==> inputs of job 7204 <==
==> flow/design.v <==
module softmax_4 (
    input wire clk,
    input wire reset,
    input wire start,
    input wire [15:0] in0, in1, in2, in3,     
    output reg [7:0] out0, out1, out2, out3, 
    output reg done
);
    parameter IDLE = 2'd0, EXP = 2'd1, DIVIDE = 2'd2, DONE = 2'd3;
    reg [1:0] state;
    reg [15:0] exp0, exp1, exp2, exp3;
    wire [17:0] sum_exp;
    reg [7:0] result0, result1, result2, result3;
    always @(posedge clk or posedge reset) begin
        if (reset)
            state <= IDLE;
        else begin
            case (state)
                IDLE:    state <= (start) ? EXP : IDLE;
                EXP:     state <= DIVIDE;
                DIVIDE:  state <= DONE;
                DONE:    state <= IDLE;
                default: state <= IDLE;
            endcase
        end
    end
    wire [31:0] x_sq0, x_sq1, x_sq2, x_sq3;
    assign x_sq0 = in0 * in0;
    assign x_sq1 = in1 * in1;
    assign x_sq2 = in2 * in2;
    assign x_sq3 = in3 * in3;
    assign sum_exp = exp0 + exp1 + exp2 + exp3;
    always @(posedge clk) begin
        if (reset) begin
            exp0 <= 0; exp1 <= 0; exp2 <= 0; exp3 <= 0;
            done <= 0;
        end else begin
            case (state)
                EXP: begin
                    exp0 <= 16'd256 + in0 + (x_sq0 >> 9);
                    exp1 <= 16'd256 + in1 + (x_sq1 >> 9);
                    exp2 <= 16'd256 + in2 + (x_sq2 >> 9);
                    exp3 <= 16'd256 + in3 + (x_sq3 >> 9);
                end
                DIVIDE: begin
                    if (sum_exp != 0) begin
                        result0 <= ({8'd0, exp0} * 24'd255) / sum_exp;
                        result1 <= ({8'd0, exp1} * 24'd255) / sum_exp;
                        result2 <= ({8'd0, exp2} * 24'd255) / sum_exp;
                        result3 <= ({8'd0, exp3} * 24'd255) / sum_exp;
                    end else begin
                        result0 <= 0;
                        result1 <= 0;
                        result2 <= 0;
                        result3 <= 0;
                    end
                end
                DONE: begin
                    out0 <= result0;
                    out1 <= result1;
                    out2 <= result2;
                    out3 <= result3;
                    done <= 1;
                end
                default: begin
                    done <= 0;
                end
            endcase
        end
    end
endmodule
==> flow/run.sh <==
#!/bin/bash
# the make line also repeats each setting of config.mk as NAME=value (left out here)
make -C /OpenROAD-flow-scripts/flow DESIGN_CONFIG=/design/flow/config.mk WORK_HOME=/design/flow/orfs CLKGATE_MAP_FILE= finish
==> flow/config.mk <==
export PLATFORM = sky130hd
export DESIGN_NAME = softmax_4
export DESIGN_NICKNAME = softmax_4
export VERILOG_FILES = /design/flow/design.v
export SDC_FILE = /design/flow/constraint.sdc
export NUM_CORES = 4
export LEC_CHECK = 0
export CAP_MARGIN = 20
export CORE_MARGIN = 2
export CORE_UTILIZATION = 70
export CTS_CLUSTER_DIAMETER = 205
export CTS_CLUSTER_SIZE = 33
export SETUP_SLACK_MARGIN = -1.74
export SLEW_MARGIN = 20
==> flow/constraint.sdc <==
create_clock -name core_clock -period 17.0 [get_ports {clk}]
set_input_delay 3.4000 -clock core_clock [delete_from_list [all_inputs] [get_ports {clk}]]
set_output_delay 3.4000 -clock core_clock [all_outputs]
set_load 0.01 [all_outputs]
==> inputs of job 4259, as changes to job 7204 <==
--- a/flow/config.mk
+++ b/flow/config.mk
@@ -8,7 +8,6 @@
 export CAP_MARGIN = 20
+export CELL_PAD_IN_SITES_DETAIL_PLACEMENT = 2
 export CORE_MARGIN = 2
-export CORE_UTILIZATION = 70
-export CTS_CLUSTER_DIAMETER = 205
-export CTS_CLUSTER_SIZE = 33
-export SETUP_SLACK_MARGIN = -1.74
+export CORE_UTILIZATION = 40
+export PLACE_DENSITY = 0.48
 export SLEW_MARGIN = 20
==> flow/constraint.sdc (replaced) <==
create_clock -name core_clock -period 49.7 [get_ports {clk}]
set_input_delay 9.9400 -clock core_clock [delete_from_list [all_inputs] [get_ports {clk}]]
set_output_delay 9.9400 -clock core_clock [all_outputs]
set_load 0.01 [all_outputs]
==> inputs of job 827, as changes to job 7204 <==
--- a/flow/config.mk
+++ b/flow/config.mk
@@ -9,6 +9,3 @@
 export CORE_MARGIN = 2
-export CORE_UTILIZATION = 70
-export CTS_CLUSTER_DIAMETER = 205
-export CTS_CLUSTER_SIZE = 33
-export SETUP_SLACK_MARGIN = -1.74
+export CORE_UTILIZATION = 40
 export SLEW_MARGIN = 20
==> flow/constraint.sdc (replaced) <==
create_clock -name core_clock -period 57.9 [get_ports {clk}]
set_input_delay 11.5800 -clock core_clock [delete_from_list [all_inputs] [get_ports {clk}]]
set_output_delay 11.5800 -clock core_clock [all_outputs]
set_load 0.01 [all_outputs]
==> inputs of job 8492, as changes to job 7204 <==
==> flow/config.mk (replaced) <==
export PLATFORM = sky130hd
export DESIGN_NAME = softmax_4
export DESIGN_NICKNAME = softmax_4
export VERILOG_FILES = /design/flow/design.v
export SDC_FILE = /design/flow/constraint.sdc
export NUM_CORES = 4
export LEC_CHECK = 0
export ABC_AREA = 1
export CAP_MARGIN = 15
export CORE_MARGIN = 2
export CORE_UTILIZATION = 72
export CTS_CLUSTER_DIAMETER = 303
export CTS_CLUSTER_SIZE = 99
export SLEW_MARGIN = 20
==> flow/constraint.sdc (replaced) <==
create_clock -name core_clock -period 55.4 [get_ports {clk}]
set_input_delay 11.0800 -clock core_clock [delete_from_list [all_inputs] [get_ports {clk}]]
set_output_delay 11.0800 -clock core_clock [all_outputs]
set_load 0.01 [all_outputs]
==> comparison table <==
| item | job 8492 | job 827 | job 4259 | job 7204 |
|---|---|---|---|---|
| Width of the die | 377 um | 500 um | 500 um | 379 um |
| Mean area per synthesized cell | 6.90 um^2 | 8.00 um^2 | 8.00 um^2 | 8.00 um^2 |
| Sequential area share after synthesis | 3.31% | 3.37% | 3.37% | 3.37% |
| Synth Net Count | 17200 | 15000 | 15000 | 15000 |
| Outcome | did not finish | finished clean | did not finish | did not finish |
| Stage where the flow stopped | global routing | - | detailed placement | global routing |
| Sink count of the clock tree | 133 | 133 | - | 133 |
| Area share of xor/xnor cells in the synthesized design | 8.19% | 5.96% | 5.96% | 5.96% |
| Total placed cells including tap cells | 18100 | 16400 | - | 17500 |
| CTS HTree Levels | 4 | 4 | - | 4 |
| Post-synthesis mux area share | 0.0599% | 5.33% | 5.33% | 5.33% |
| Number of gates resized after cts | 354 | 55 | - | 318 |
| Die extent in y | 377 um | 500 um | 500 um | 379 um |
| Adder and majority gate portion of the synthesized area | 39.7% | 40.4% | 40.4% | 40.4% |
| GP Congestion | 1.03 | 0.974 | 0.963 | 1.06 |
| Count of buffers added by post-CTS timing repair for setup | 252 | 16 | - | 185 |
| Floorplan row count | 136 | 182 | 182 | 137 |
| Area of the core | 0.138 mm^2 | 0.245 mm^2 | 0.245 mm^2 | 0.140 mm^2 |
| Chip Area, Yosys | 0.100 mm^2 | 0.0985 mm^2 | 0.0985 mm^2 | 0.0985 mm^2 |
| Post-detailed-placement half-perimeter wirelength | 266 mm | 250 mm | - | 324 mm |
| Most used standard cell by instance count after synthesis | nand2_1 | ha_1 | ha_1 | ha_1 |
| Post-CTS Hold Fix Bufs | 0 | 0 | - | 0 |
| Synthesized netlist cell count | 14500 | 12300 | 12300 | 12300 |
| Number of different library cells in the post-synthesis netlist | 90 | 123 | 123 | 123 |
| CTS root buf | clkbuf_16 | clkbuf_16 | - | clkbuf_16 |

==> inputs of lagoon <==
// softmax_4: RTL as listed in full above, without the edits since
Settings: LEC_CHECK=0, CAP_MARGIN=25, CELL_PAD_IN_SITES_GLOBAL_PLACEMENT=1, CORE_ASPECT_RATIO=1.8, CORE_MARGIN=6, CORE_UTILIZATION=48, CTS_CLUSTER_DIAMETER=397, CTS_CLUSTER_SIZE=100, GPL_TIMING_DRIVEN=1, MAX_ROUTING_LAYER=met4, MIN_ROUTING_LAYER=met1, PLACE_DENSITY_LB_ADDON=0.24, SLEW_MARGIN=5, TNS_END_PERCENT=100; clock period 73.5 ns.
run.sh (not shown) runs the stock make flow with config.mk's settings and CLKGATE_MAP_FILE=.
==> cedar (differences from lagoon) <==
- CORE_MARGIN: 6 -> 8
- CORE_UTILIZATION: 48 -> 55
- CTS_CLUSTER_SIZE: 100 -> 98
- PLACE_DENSITY: unset -> 0.36
- PLACE_DENSITY_LB_ADDON: 0.24 -> unset
- TNS_END_PERCENT: 100 -> 10
==> impl_metrics.ini <==
; generated from flow reports
[final_layout]
postLayoutCoreUtil = 0.5793
nets = 15001
bufAreaShareNonClock = 0.02062

[power]
powerDensity_mw_per_mm2 = 44.46
p_leak_nw = 51.21

[outcome]
status = finished clean

[floorplan]
fp.dieH_um = 583.8

[placement]
globalplace.congestion = 0.9888
[end of results for cedar]
==> impl_metrics.ini <==
; generated from flow reports
[outcome]
status = finished clean

[final_layout]
nets = 15022
bufAreaShareNonClock = 0.02171

[power]
power.group.top = combinational logic
powerDensity_mw_per_mm2 = 43.00
p_leak_nw = 51.32

[placement]
globalplace.congestion = 0.9804

[floorplan]
fp.dieH_um = 619.8
[end of results for lagoon]

==> yarrow: inputs <==
Starts from the design.v that is shown in full above.
clock: 55.4 ns
lec_check: 0
cap_margin: 20
core_margin: 2
core_utilization: 52
slew_margin: 20
==> xenon: changes against yarrow <==
--- a/flow/config.mk
+++ b/flow/config.mk
@@ -6,6 +6,7 @@
 export NUM_CORES = 4
 export LEC_CHECK = 0
+export ABC_AREA = 1
 export CAP_MARGIN = 20
 export CORE_MARGIN = 2
-export CORE_UTILIZATION = 52
+export CORE_UTILIZATION = 59
 export SLEW_MARGIN = 20
==> flow/constraint.sdc (replaced) <==
create_clock -name core_clock -period 45.8 [get_ports {clk}]
set_input_delay 9.1600 -clock core_clock [delete_from_list [all_inputs] [get_ports {clk}]]
set_output_delay 9.1600 -clock core_clock [all_outputs]
set_load 0.01 [all_outputs]
==> violet: changes against yarrow <==
--- a/flow/config.mk
+++ b/flow/config.mk
@@ -6,6 +6,10 @@
 export NUM_CORES = 4
 export LEC_CHECK = 0
+export ABC_AREA = 1
 export CAP_MARGIN = 20
 export CORE_MARGIN = 2
-export CORE_UTILIZATION = 52
+export CORE_UTILIZATION = 72
+export CTS_CLUSTER_DIAMETER = 303
+export CTS_CLUSTER_SIZE = 99
+export PLACE_DENSITY = 0.39
 export SLEW_MARGIN = 20
==> amber: changes against yarrow <==
--- a/flow/config.mk
+++ b/flow/config.mk
@@ -8,4 +8,4 @@
 export CAP_MARGIN = 20
 export CORE_MARGIN = 2
-export CORE_UTILIZATION = 52
+export CORE_UTILIZATION = 70
 export SLEW_MARGIN = 20
==> flow/constraint.sdc (replaced) <==
create_clock -name core_clock -period 46.3 [get_ports {clk}]
set_input_delay 9.2600 -clock core_clock [delete_from_list [all_inputs] [get_ports {clk}]]
set_output_delay 9.2600 -clock core_clock [all_outputs]
set_load 0.01 [all_outputs]
==> results <==
xenon did not get past global routing (5_1_grt). amber aborted during clock tree synthesis (4_1_cts) (DPL-0033). violet aborted during global routing (5_1_grt) on GRT-0232. yarrow finished clean.
Against amber, the synthesized area of xenon is higher by 1.8%.
Of xenon and amber, xenon has the higher synthesized cell count (gap 18%, measured against amber).
The lowest die area belongs to violet, the highest to yarrow.

==> run a: inputs <==
// softmax_4: RTL as listed in full above, without the edits since
export LEC_CHECK = 0
export CAP_MARGIN = 20
export CORE_MARGIN = 2
export CORE_UTILIZATION = 70
export CTS_CLUSTER_SIZE = 36
export SETUP_SLACK_MARGIN = 2.82
export SLEW_MARGIN = 20
create_clock -name core_clock -period 19.9 [get_ports {clk}]
==> inputs of run b, as changes to run a <==
- ABC_AREA: default -> 1
- CORE_UTILIZATION: 70 -> 72
- CTS_CLUSTER_SIZE: 36 -> 98
- SETUP_SLACK_MARGIN: 2.82 -> default
==> flow/constraint.sdc (replaced) <==
create_clock -name core_clock -period 56.0 [get_ports {clk}]
set_input_delay 11.2000 -clock core_clock [delete_from_list [all_inputs] [get_ports {clk}]]
set_output_delay 11.2000 -clock core_clock [all_outputs]
set_load 0.01 [all_outputs]
==> inputs of run c, as changes to run a <==
- ABC_AREA: default -> 1
- CAP_MARGIN: 20 -> 15
- CORE_UTILIZATION: 70 -> 72
- CTS_CLUSTER_DIAMETER: default -> 371
- CTS_CLUSTER_SIZE: 36 -> 98
- HOLD_SLACK_MARGIN: default -> -0.09
- SETUP_SLACK_MARGIN: 2.82 -> default
==> flow/constraint.sdc (replaced) <==
create_clock -name core_clock -period 27.6 [get_ports {clk}]
set_input_delay 5.5200 -clock core_clock [delete_from_list [all_inputs] [get_ports {clk}]]
set_output_delay 5.5200 -clock core_clock [all_outputs]
set_load 0.01 [all_outputs]
==> Flow_metrics.wiki <==
=== Physical design figures ===
{| class="wikitable"
! Metric !! Value
|-
| Total placed instance area || 129000 µm²
|-
| Error Message || [ERROR DPL-0033] detailed placement checks failed during check placement.
|-
| Run status || aborted with a tool error
|-
| Placement-stage worst setup slack || -36.11 ns
|-
| Stop stage || 4_1_cts
|-
| Portion of the post-synthesis area used by sequential elements || around 3.4%
|}
(the above is from run a)
==> Flow_metrics.wiki <==
=== Physical design figures ===
{| class="wikitable"
! Metric !! Value
|-
| Run status || aborted with a tool error
|-
| Met1 usage in global routing || 64.9%
|-
| Placement-stage worst setup slack || -2.90 ns
|-
| Total placed instance area || between 100000 and 150000 µm²
|-
| Portion of the post-synthesis area used by sequential elements || ~3.3%
|-
| Stop stage || 5_1_grt
|-
| Error Message || [ERROR GRT-0232] Routing congestion too high. Check the congestion heatmap in the GUI.
|}
(the above is from run b)
==> Flow_metrics.wiki <==
=== Physical design figures ===
{| class="wikitable"
! Metric !! Value
|-
| #FFs+latches synth || around 130
|-
| Mapped Area || 100000 µm²
|-
| Warnings, synthesis || 1
|-
| Run status || aborted with a tool error
|-
| Error Message || Error: detail_place.tcl, 38 bad optional access
|-
| Post-synthesis cell type count || ~90
|-
| Portion of the post-synthesis area used by sequential elements || ~3.3%
|-
| Stop stage || 3_5_place_dp
|}
(the above is from run c)

==> indigo: inputs <==
Starts from the design.v that is shown in full above.
export LEC_CHECK = 0
export ABC_AREA = 0
export CAP_MARGIN = 40
export CELL_PAD_IN_SITES_GLOBAL_PLACEMENT = 1
export CORE_ASPECT_RATIO = 0.54
export CORE_MARGIN = 3
export CORE_UTILIZATION = 36
export GPL_TIMING_DRIVEN = 0
export MAX_ROUTING_LAYER = met4
export MIN_ROUTING_LAYER = met2
export PLACE_DENSITY_LB_ADDON = 0.24
export SLEW_MARGIN = 5
export TNS_END_PERCENT = 5
create_clock -name core_clock -period 97.2 [get_ports {clk}]
==> nickel (differences from indigo) <==
Settings changed: ABC_AREA 0 to default, CAP_MARGIN 40 to 20, CELL_PAD_IN_SITES_GLOBAL_PLACEMENT 1 to default, CORE_ASPECT_RATIO 0.54 to default, CORE_MARGIN 3 to 2, CORE_UTILIZATION 36 to 40, CTS_CLUSTER_DIAMETER from default to 372, CTS_CLUSTER_SIZE from default to 98, GPL_TIMING_DRIVEN 0 to default, MAX_ROUTING_LAYER met4 to default, MIN_ROUTING_LAYER met2 to default, PLACE_DENSITY_LB_ADDON 0.24 to default, TNS_END_PERCENT 5 to 20.
==> flow/constraint.sdc (replaced) <==
create_clock -name core_clock -period 60.0 [get_ports {clk}]
set_input_delay 12.0000 -clock core_clock [delete_from_list [all_inputs] [get_ports {clk}]]
set_output_delay 12.0000 -clock core_clock [all_outputs]
set_load 0.01 [all_outputs]
==> impl_metrics.py <==
# Generated from Yosys and OpenROAD reports
metrics = {
    "setup_path": {
        "slowest_delay_ps": 640,
        "crit_buf_inv": 18,
    },
    "layout": {
        "buf_share": 0.04162,
        "num-fill-cells": 24847,
    },
    "power_and_ir_drop": {
        "p_sw_w": 0.002730,
        "peakVddDrop_v": 0.0001785,
    },
    "outcome": {
        "status": "finished clean",
    },
    "grt": {
        "grt_pass1_vias": 85666,
    },
    "floorplanning": {
        "fp.dieArea_sq_um": 250300,
    },
}
The numbers above come from nickel.

==> impl_metrics.py <==
# Generated from Yosys and OpenROAD reports
metrics = {
    "outcome": {
        "status": "finished clean",
    },
    "routing": {
        "vias_per_cell": 7.956,
        "drtPass1Iterations": 15,
    },
    "layout": {
        "num-fill-cells": 27573,
        "seq_share": 0.03081,
        "buf_share": 0.04381,
    },
    "power_and_ir_drop": {
        "p_sw_w": 0.001967,
    },
    "setup_path": {
        "slowest_delay_ps": 780,
        "crit_buf_inv": 43,
    },
    "sta": {
        "drv_slew": 0,
        "holdWs_ps": 373.1,
    },
    "floorplanning": {
        "fp.dieArea_sq_um": 280300,
        "ios": 100,
    },
    "hold_path": {
        "min_path_type": "flop to flop",
    },
    "grt": {
        "grt_pass1_vias": 142323,
    },
}
The numbers above come from indigo.

